==> job 2168 <==
// adder_32bit
module adder_32bit(
    input clk,
    input rst,
    input [31:0] i_a,
    input [31:0] i_b,
    input i_vld,
    output reg [31:0] o_res,
    output reg o_res_vld,
    output reg overflow
);
clock: 40.0 ns
lec_check: 0
abc_area: 1
cap_margin: 20
core_margin: 2
core_utilization: 40
cts_cluster_diameter: 125
cts_cluster_size: 15
gpl_timing_driven: 0
max_routing_layer: met4
slew_margin: 20
run.sh (not shown) runs the stock make flow with config.mk's settings and CLKGATE_MAP_FILE=.
==> job 4528 (differences from job 2168) <==
==> flow/config.mk (replaced) <==
export PLATFORM = sky130hd
export DESIGN_NAME = adder_32bit
export DESIGN_NICKNAME = adder_32bit
export VERILOG_FILES = /design/flow/design.v
export SDC_FILE = /design/flow/constraint.sdc
export NUM_CORES = 4
export LEC_CHECK = 0
export CAP_MARGIN = 20
export CORE_MARGIN = 2
export CORE_UTILIZATION = 22
export SLEW_MARGIN = 20
==> flow/constraint.sdc (replaced) <==
create_clock -name core_clock -period 39.1 [get_ports {clk}]
set_input_delay 7.8200 -clock core_clock [delete_from_list [all_inputs] [get_ports {clk}]]
set_output_delay 7.8200 -clock core_clock [all_outputs]
set_load 0.01 [all_outputs]
==> job 4705 (differences from job 2168) <==
--- a/flow/config.mk
+++ b/flow/config.mk
@@ -6,11 +6,13 @@
 export NUM_CORES = 4
 export LEC_CHECK = 0
-export ABC_AREA = 1
-export CAP_MARGIN = 20
+export ABC_AREA = 0
+export CAP_MARGIN = 10
 export CORE_MARGIN = 2
 export CORE_UTILIZATION = 40
-export CTS_CLUSTER_DIAMETER = 125
+export CTS_CLUSTER_DIAMETER = 280
 export CTS_CLUSTER_SIZE = 15
 export GPL_TIMING_DRIVEN = 0
 export MAX_ROUTING_LAYER = met4
+export PLACE_DENSITY_LB_ADDON = 0.26
 export SLEW_MARGIN = 20
+export TNS_END_PERCENT = 60
==> flow/constraint.sdc (replaced) <==
create_clock -name core_clock -period 42.5 [get_ports {clk}]
set_input_delay 8.5000 -clock core_clock [delete_from_list [all_inputs] [get_ports {clk}]]
set_output_delay 8.5000 -clock core_clock [all_outputs]
set_load 0.01 [all_outputs]
==> summary.txt <==
Results of the run.

The run finished with no timing, DRC or antenna violations. The wire length reported by the detailed router is 92,300 um. Among all stages on the critical path, the largest delay is contributed by sky130_fd_sc_hd__clkdlybuf4s50_1.

The endpoint of the worst hold path is reported as o_res[14]. After synthesis, the mean cell area works out to about 5.6 um^2. The number of violations reported at the end of detailed-routing iteration 0 is about 2,600.

The launch point of the critical path was reported as i_a[23]. Synthesis instantiated between 80 and 90 different standard cells from the library. Per the synthesis report, the AND-OR/OR-AND share of the synthesized area is between 10% and 20%. After the last flow step, the layout net total stands at between 5,000 and 6,000. The die is around 270 um tall. The post-synthesis cell count is approximately 5,000. Detailed placement ended at an HPWL of roughly 80,000 um.

The fraction of the cycle the final worst path needs is a little over nine tenths. The number of filler instances in the final layout is 7,711. The area figure in the yosys stat output is 27,900 um^2.

The insertion delay to the later sink of the worst-skew pair is ~0.3 ns. In the Yosys report the total cell count is 4,974. Per the timing report, the biggest fanout along the worst path comes to 10.
-- figures above: job 2168

==> summary.txt <==
Results of the run.

The run finished with no timing, DRC or antenna violations. The pre-CTS setup check shows a worst slack of -9.25 ns. The sink of the worst hold path is o_res[27]. The violation tally recorded at the end of detailed-routing iteration 0 is approximately 3,000. The per-cell routed wire length is about 19 um.

The maximum fanout along the worst path is 11. Detailed placement ended at an HPWL of approximately 70,000 um. The number of well taps is 773.

The total iterations of the first detailed-routing run is 6. The wire length reported by the detailed router is between 90,000 and 100,000 um. The number of standard cells reported by yosys is ~3,700.

The synthesized-area fraction occupied by ao, oa, aoi and oai cells is between 30% and 40%. Per the OpenROAD floorplan log, the height of the die is around 250 um. The synthesized netlist has a Yosys-reported chip area of approximately 24,000 um^2. For reference, the post-synthesis area per instance comes to about 6.4 um^2. Looking at the critical path, the single cell with the biggest stage delay is sky130_fd_sc_hd__xnor2_1. The count of nets after finishing is about 4,200. The first element of the critical path is i_b[23].
-- figures above: job 4705

==> summary.txt <==
Results of the run.

The die height is about 330 um. The number of violations reported at the end of detailed-routing iteration 0 is ~2,300. The synthesized netlist devotes approximately a third of its cell area to compound gates. The worst path uses 97.0% of the clock period. The flow ran to the end and the layout has no timing, DRC or antenna violations.

Counting the fill cells in the layout gives 11,703. Per the skew report, the later register of the worst-skew pair sees a clock latency of ~0.29 ns. The critical path's slowest stage uses the library cell sky130_fd_sc_hd__or4_4. The tally of unique sky130hd cells used after synthesis is 121. The number of cells reported by Yosys stat comes to 3,712. The wire length reported by the detailed router is just over 90,000 um. The count of nets after finishing is approximately 4,000. According to the dpl log, the detail-placed design has an HPWL of 75,100 um.
-- figures above: job 4528


---

==> lagoon <==
Starting RTL as in the previous note.
## adder_32bit
module adder_32bit(
    input clk,
    input rst,
    input [31:0] i_a,
    input [31:0] i_b,
    input i_vld,
    output reg [31:0] o_res,
    output reg o_res_vld,
    output reg overflow
);
clock: 65.5 ns
lec_check: 0
cap_margin: 20
cell_pad_in_sites_detail_placement: 0
cell_pad_in_sites_global_placement: 1
core_aspect_ratio: 1.34
core_margin: 7
core_utilization: 36
cts_cluster_diameter: 334
cts_cluster_size: 71
gpl_routability_driven: 0
gpl_timing_driven: 0
hold_slack_margin: -0.0
max_routing_layer: met5
min_routing_layer: met1
place_density_lb_addon: 0.23
slew_margin: 15
tns_end_percent: 85
==> cedar (differences from lagoon) <==
Settings changed: ABC_AREA set to 1, CELL_PAD_IN_SITES_DETAIL_PLACEMENT 0 to not set, CORE_MARGIN 7 to 2, CORE_UTILIZATION 36 to 51, CTS_CLUSTER_DIAMETER 334 to not set, CTS_CLUSTER_SIZE 71 to not set, GPL_TIMING_DRIVEN 0 to not set, HOLD_SLACK_MARGIN -0.0 to 0.29, MAX_ROUTING_LAYER met5 to not set, PLACE_DENSITY set to 0.44, PLACE_DENSITY_LB_ADDON 0.23 to not set, SLEW_MARGIN 15 to 30, TNS_END_PERCENT 85 to not set.
==> flow/constraint.sdc (replaced) <==
create_clock -name core_clock -period 23.4 [get_ports {clk}]
set_input_delay 4.6800 -clock core_clock [delete_from_list [all_inputs] [get_ports {clk}]]
set_output_delay 4.6800 -clock core_clock [all_outputs]
set_load 0.01 [all_outputs]
==> results <==
quantity                                                                                               lagoon                       cedar
Nets                                                                                                     4005                        6497
Slew headroom                                                                                           0.200                       0.311
Total cells reported by yosys after synthesis                                                            3712                        4974
Synthesized area divided by synthesized cell count                                                   6.40 um2                    5.60 um2
Number of violations reported at the end of detailed-routing iteration 0                                 1315                        1779
Result of the run                                                                              finished clean  complete, but fails checks
Reasons for failing layout checks                                                                           -                setup timing
Post-synthesis share of cell area spent on full adders, half adders and majority gates                 0.0647                      0.0548
Met3 Resource Use GR                                                                                   0.0159                      0.0435
R2R Path Start                                                                           overflow$_DFFE_PP0P_        o_res[2]$_DFFE_PP0P_
Flop2flop setup slack                                                                                64.55 ns                    22.65 ns
CLK BUF                                                                                                     7                           6
Worst path arrival time                                                                              61.64 ns                    28.02 ns
Final setup margin                                                                                    3.99 ns                    -4.46 ns
Fraction of the yosys area taken by sequential cells                                                   0.0358                      0.0305
Number of combinational gates with multiple inputs                                                       3318                        4079
Destination of the worst hold path                                                      o_res[29]$_DFFE_PP0P_       o_res[11]$_DFFE_PP0P_
Tapcells inserted                                                                                         880                         707
Layout clock area frac                                                                                0.00559                     0.00323
Logic cell area                                                                                     21800 um2                   25600 um2
